Setup of v18:
## interpolation
module interpolation (
    input           clk,
    input           RST,
    input           START,
    input   [5:0]   H0,
    input   [5:0]   V0,
    input   [3:0]   SW,
    input   [3:0]   SH,
    output          REN,
    input   [7:0]   R_DATA,
    output  [11:0]  ADDR,
    output  [7:0]   O_DATA,
    output          O_VALID
);
For scale: about 1,100 cells after synthesis, about 11,000 sq um of cells after synthesis.
make LEC_CHECK=0 ABC_AREA=0 CAP_MARGIN=10 CELL_PAD_IN_SITES_DETAIL_PLACEMENT=2 CORE_ASPECT_RATIO=1.73 CORE_MARGIN=4 CORE_UTILIZATION=40 CTS_CLUSTER_DIAMETER=183 GPL_TIMING_DRIVEN=0 HOLD_SLACK_MARGIN=0.03 PLACE_DENSITY=0.95 SLEW_MARGIN=5 TNS_END_PERCENT=5 finish   # period 32.8 ns
run.sh (not shown) runs the stock make flow with config.mk's settings and CLKGATE_MAP_FILE=.
v18: all stages done; final checks FAILED (setup timing).
Here is what was changed in the inputs of v49 compared with v18.
Settings: CELL_PAD_IN_SITES_DETAIL_PLACEMENT removed (was 2); SLEW_MARGIN changed from 5 to 40; HOLD_SLACK_MARGIN removed (was 0.03); GPL_TIMING_DRIVEN removed (was 0); MAX_ROUTING_LAYER newly set to met4; PLACE_DENSITY removed (was 0.95); ABC_AREA removed (was 0); CORE_MARGIN changed from 4 to 2; TNS_END_PERCENT removed (was 5); CORE_ASPECT_RATIO removed (was 1.73); CTS_CLUSTER_DIAMETER changed from 183 to 226; CAP_MARGIN changed from 10 to 20; the clock period (ns, I/O delays scaled along) changed from 32.8 to 32.0.
### Flow results
- v49 completed; timing, DRC and antenna clean
- Between v18 and v49, the via count is lower for v49.
- In the final reports, the cell area of v49 is smaller than that of v18.
- Compared with v18, v49 improves setup slack.
- Looking at slowest cell on the critical path, the fa_1 result is from v18; the clkdlybuf4s50_1 one comes from v49.
For v50, these inputs were changed with respect to v49:
Settings: CTS_CLUSTER_DIAMETER now 127, was 226; ABC_AREA now 1, previously not set; CTS_CLUSTER_SIZE now 85, previously not set.
==> comparison <==
- v50 ends up with a area after synthesis that is 260 sq um higher than in v49.
- Going from v49 to v50, cell count after synthesis went up by about 20%, wire length went up by 1600 um, met3 track utilization from global routing went up by 0.31 points, placer's final routability congestion estimate went down by 4.3%, final cell count went up by 253.
- The lower total die size of v49 and v50 is in v49.
- Looking at global-route usage across v49 and v50, the one that comes out lower is v49.
- Post-synthesis chip area from yosys in v50 vs v49: up about 2.4%
- Clock group share of total power: v50 > v49

---

The RTL this note starts from:
==> flow/design.v <==
module interpolation (
    input           clk,
    input           RST,
    input           START,
    input   [5:0]   H0,
    input   [5:0]   V0,
    input   [3:0]   SW,
    input   [3:0]   SH,
    output          REN,
    input   [7:0]   R_DATA,
    output  [11:0]  ADDR,
    output  [7:0]   O_DATA,
    output          O_VALID
);
reg [5:0] reg_H0, reg_H0_next;
reg [5:0] reg_V0, reg_V0_next;
reg [3:0] reg_SW, reg_SW_next;
reg [3:0] reg_SH, reg_SH_next;
reg [11:0] reg_ADDR, reg_ADDR_next;
reg        output_valid, output_valid_next;  
reg        done, done_next;  
assign ADDR = reg_ADDR;
assign REN = 1'b0;
assign O_VALID = output_valid;
reg [9:0] width_sum, width_sum_next;
reg [9:0] height_sum, height_sum_next;
wire [5:0] X_lower, X_upper, Y_lower, Y_upper;
reg [5:0] last_y_row, last_y_row_next;  
reg x_divide, y_divide, x_divide_next, y_divide_next;
assign X_lower = width_sum[9:4];
assign X_upper = x_divide_next ? width_sum[9:4] : width_sum[9:4] + 1;
assign Y_lower = height_sum[9:4];
assign Y_upper = y_divide_next ? height_sum[9:4] : height_sum[9:4] + 1;
wire [5:0] next_X_lower, next_X_upper, next_Y_lower, next_Y_upper;
assign next_X_lower = width_sum_next[9:4];
assign next_X_upper = (width_sum_next[3:0] == 0) ? width_sum_next[9:4] : width_sum_next[9:4] + 1;
assign next_Y_lower = height_sum_next[9:4];
assign next_Y_upper = (height_sum_next[3:0] == 0) ? height_sum_next[9:4] : height_sum_next[9:4] + 1;
reg [3:0] x_ratio, x_ratio_next;  
reg [3:0] y_ratio, y_ratio_next;  
wire [7:0] left_margin, right_margin;
reg [7:0] data_y_lower [0:1];
reg [7:0] data_y_lower_next [0:1];
reg [7:0] data_y_upper [0:1];
reg [7:0] data_y_upper_next [0:1];
reg [4:0] count_cycle, count_cycle_next;
reg [1:0] pre_pre_state, pre_state, state, state_next;
wire pre_pre_state_is_11, pre_pre_state_is_10, pre_pre_state_is_01, pre_pre_state_is_00;
assign pre_pre_state_is_11 = pre_pre_state[1] & pre_pre_state[1];
assign pre_pre_state_is_00 = ~pre_pre_state[1] & ~pre_pre_state[0];
wire [5:0] x_ADDR, y_ADDR;
assign x_ADDR = state[1] ? X_upper : X_lower;
assign y_ADDR = state[0] ? Y_upper : Y_lower;
    Cal_Interpolation cal_inter_left (
        .DATA_1(data_y_lower[0]),
        .DATA_2(data_y_upper[0]),
        .ratio(y_ratio),
        .Out_DATA(left_margin)
    );
    Cal_Interpolation cal_inter_right (
        .DATA_1(data_y_lower[1]),
        .DATA_2(data_y_upper[1]),
        .ratio(y_ratio),
        .Out_DATA(right_margin)
    );
    Cal_Interpolation cal_inter (
        .DATA_1(left_margin),
        .DATA_2(right_margin),
        .ratio(x_ratio),
        .Out_DATA(O_DATA)
    );
always @(*)begin
    count_cycle_next = count_cycle;
    case(state)
        2'b00: begin
            if(y_divide_next | x_divide_next) begin
                state_next = 2'b11;
            end
            else begin
                state_next = 2'b01;
            end
        end
        2'b01: begin
            state_next = 2'b10;
        end
        2'b10: begin
            state_next = 2'b11;
        end
        2'b11: begin
            count_cycle_next = (count_cycle == 5'd16) ? 0 : count_cycle + 1;
            if(X_lower == next_X_lower && Y_upper == next_Y_upper) begin
                state_next = (X_upper == next_X_upper) ? 2'b11 : 2'b01;
            end
            else if(X_upper == next_X_lower) begin
                state_next = 2'b10;
            end
            else begin
                state_next = 2'b00;
            end
        end
    endcase
end
always @(*)begin
    reg_ADDR_next[5:0] = x_ADDR + reg_H0;
    reg_ADDR_next[11:6] = y_ADDR + reg_V0;
    output_valid_next = pre_state[1] & pre_state[0];
end
always @(*)begin
    case(pre_state)
        2'b00: begin
            data_y_lower_next[0] = R_DATA;
            data_y_lower_next[1] = x_divide ? R_DATA : data_y_lower[1];
            data_y_upper_next[0] = y_divide ? R_DATA : data_y_upper[0];
            data_y_upper_next[1] = data_y_upper[1];
        end
        2'b01: begin
            data_y_upper_next[0] = R_DATA;
            data_y_lower_next[0] = data_y_lower[0];
            data_y_lower_next[1] = data_y_lower[1];
            data_y_upper_next[1] = data_y_upper[1];
        end
        2'b10: begin
            data_y_lower_next[1] = R_DATA;
            data_y_lower_next[0] = pre_pre_state_is_11 ? data_y_lower[1] : data_y_lower[0];  
            data_y_upper_next[0] = pre_pre_state_is_11 ? data_y_upper[1] : data_y_upper[0];
            data_y_upper_next[1] = data_y_upper[1];
        end
        2'b11: begin
            data_y_upper_next[1] = R_DATA;
            data_y_lower_next[1] = y_divide ? R_DATA : data_y_lower[1];
            data_y_upper_next[0] = x_divide ? R_DATA : data_y_upper[0];
            data_y_lower_next[0] = y_divide ? data_y_upper[0] :
                                    x_divide ? data_y_lower[1] : data_y_lower[0];
        end
    endcase
end
always @(*)begin
    if(START) begin
        reg_H0_next = H0;
        reg_V0_next = V0;
        reg_SW_next = SW - 1;
        reg_SH_next = SH - 1;
    end
    else begin
        reg_H0_next = reg_H0;
        reg_V0_next = reg_V0;
        reg_SW_next = reg_SW;
        reg_SH_next = reg_SH;
    end
end
always @(*)begin
    if(state == 2'b11) begin
        if(count_cycle == 5'd16) begin
            width_sum_next = 0;
            height_sum_next = height_sum + reg_SH;
        end
        else begin
            width_sum_next = width_sum + reg_SW;
            height_sum_next = height_sum;
        end
    end
    else begin
        width_sum_next = width_sum;
        height_sum_next = height_sum;
    end
    x_divide_next = (width_sum[3:0] == 0);
    y_divide_next = (height_sum[3:0] == 0);
    x_ratio_next = width_sum[3:0];
    y_ratio_next = height_sum[3:0];
    if(height_sum[9:4] == reg_V0_next) begin
        done_next = 0;
    end
    else begin
        done_next = 1;
    end
end
always @(negedge clk) begin
    reg_ADDR <= reg_ADDR_next;
    data_y_lower[0] <= data_y_lower_next[0];
    data_y_lower[1] <= data_y_lower_next[1];
    data_y_upper[0] <= data_y_upper_next[0];
    data_y_upper[1] <= data_y_upper_next[1];
    output_valid <= output_valid_next;
end
always @(posedge clk) begin
    if(RST | START) begin
        width_sum <= 0;
        height_sum <= 0;
        state <= 2'b00;
        pre_state <= 2'b00;
        pre_pre_state <= 2'b00;
        x_divide <= 0;
        y_divide <= 0;
        x_ratio <= 0;
        y_ratio <= 0;
        done <= 1;
        count_cycle <= 0;
    end
    else begin
        width_sum <= width_sum_next;
        height_sum <= height_sum_next;
        state <= state_next;
        pre_state <= state;
        pre_pre_state <= pre_state;
        x_divide <= x_divide_next;
        y_divide <= y_divide_next;
        x_ratio <= x_ratio_next;
        y_ratio <= y_ratio_next;
        done <= done_next;
        count_cycle <= count_cycle_next;
    end
    reg_H0 <= reg_H0_next;
    reg_V0 <= reg_V0_next;
    reg_SW <= reg_SW_next;
    reg_SH <= reg_SH_next;
end
endmodule
module Cal_Interpolation (
    input   [7:0]   DATA_1,
    input   [7:0]   DATA_2,
    input   [3:0]   ratio,
    output  [7:0]   Out_DATA
);
    reg [3:0] flip_ratio;
    wire [7:0] d1_3, d1_2, d1_1, d1_0, d2_3, d2_2, d2_1, d2_0;
    wire [11:0] output_inter;
    assign d1_3 = {8{flip_ratio[3]}} & DATA_1;
    assign d1_2 = {8{flip_ratio[2]}} & DATA_1;
    assign d1_1 = {8{flip_ratio[1]}} & DATA_1;
    assign d1_0 = {8{flip_ratio[0]}} & DATA_1;
    assign d2_3 = {8{ratio[3]}} & DATA_2;
    assign d2_2 = {8{ratio[2]}} & DATA_2;
    assign d2_1 = {8{ratio[1]}} & DATA_2;
    assign d2_0 = {8{ratio[0]}} & DATA_2;
    assign output_inter = {d1_3, 3'b000} + {d1_2, 2'b00} + {d1_1, 1'b0} + d1_0 
                        + {d2_3, 3'b000} + {d2_2, 2'b00} + {d2_1, 1'b0} + d2_0 ;
    assign Out_DATA = (ratio == 4'b0000) ? DATA_1 : output_inter[11:4];
    always @(*)begin
        flip_ratio = ~ratio[3:0] + 1;
    end
endmodule
Settings: LEC_CHECK=0, ABC_AREA=1, CAP_MARGIN=20, CORE_ASPECT_RATIO=0.5, CORE_MARGIN=2, CORE_UTILIZATION=72, CTS_CLUSTER_DIAMETER=306, CTS_CLUSTER_SIZE=96, PLACE_DENSITY=0.41, SETUP_SLACK_MARGIN=4.24, SLEW_MARGIN=20, TNS_END_PERCENT=15; clock period 17.5 ns.
The baseline produced a layout that fails on negative setup slack.
Rerun with:
Settings changed: CORE_ASPECT_RATIO 0.5 to not set, CTS_CLUSTER_DIAMETER 306 to not set, CTS_CLUSTER_SIZE 96 to not set, PLACE_DENSITY 0.41 to 0.65, SETUP_SLACK_MARGIN 4.24 to not set, TNS_END_PERCENT 15 to not set.
Clock period 17.5 ns to 16.8 ns, I/O delays scaled along.
The changed run finished but fails on negative setup slack.
Via count hardly moves.
Die area shrinks slightly.
Core utilization grows by 0.40 points.
Combinational power grows by roughly a tenth.
Non-clock buffer count grows by 7.
Total power grows slightly.
Critical path depth grows by 1.
Synthesized cell count stays the same.
Count of clock-buffer cells in the layout shrinks by 1.
Global-route usage shrinks by 1.5 points.
Sequential power grows by a few percent.
Rerun with:
Settings changed: CORE_UTILIZATION 72 to 70, PLACE_DENSITY 0.65 to not set, SETUP_SLACK_MARGIN set to -0.49.
Clock period 16.8 ns to 21.1 ns, I/O delays scaled along.
Outcome: The changed run ran to the end with violations: negative setup slack. Setup slack improves by 1.7 ns. Clock skew shrinks by 0.015 ns. Global-route usage shrinks by 3.1 points. Routed wire length shrinks by about a fifth. Synthesized area stays the same. Via count shrinks by a little under a tenth.
Rerun with:
Settings changed: CAP_MARGIN 20 to 5, CTS_CLUSTER_DIAMETER set to 95.
Clock period 21.1 ns to 20.0 ns, I/O delays scaled along.
The changed run completed and failed the layout checks on negative setup slack.
Final area grows by about 1%.
Worst hold slack stays flat.
Area after synthesis stays the same.
Utilization grows by 0.89 points.
Total power grows by about 7%.
Sequential power grows by about 6%.
Setup slack degrades by 0.20 ns.
Rerun with:
Settings changed: CORE_UTILIZATION 70 to 72, CTS_CLUSTER_SIZE set to 75, PLACE_DENSITY set to 0.36.
What happened:
- The changed run completed and failed the layout checks on negative setup slack
- utilization went up by 3.8 points
- flip-flop count is unchanged
- sequential power is about the same
- via count increases by roughly a tenth
- design area grows slightly
- cell count is unchanged
- setup slack gets worse by 0.62 ns
No activity file was given, so power comes from the tool's default toggle rates.
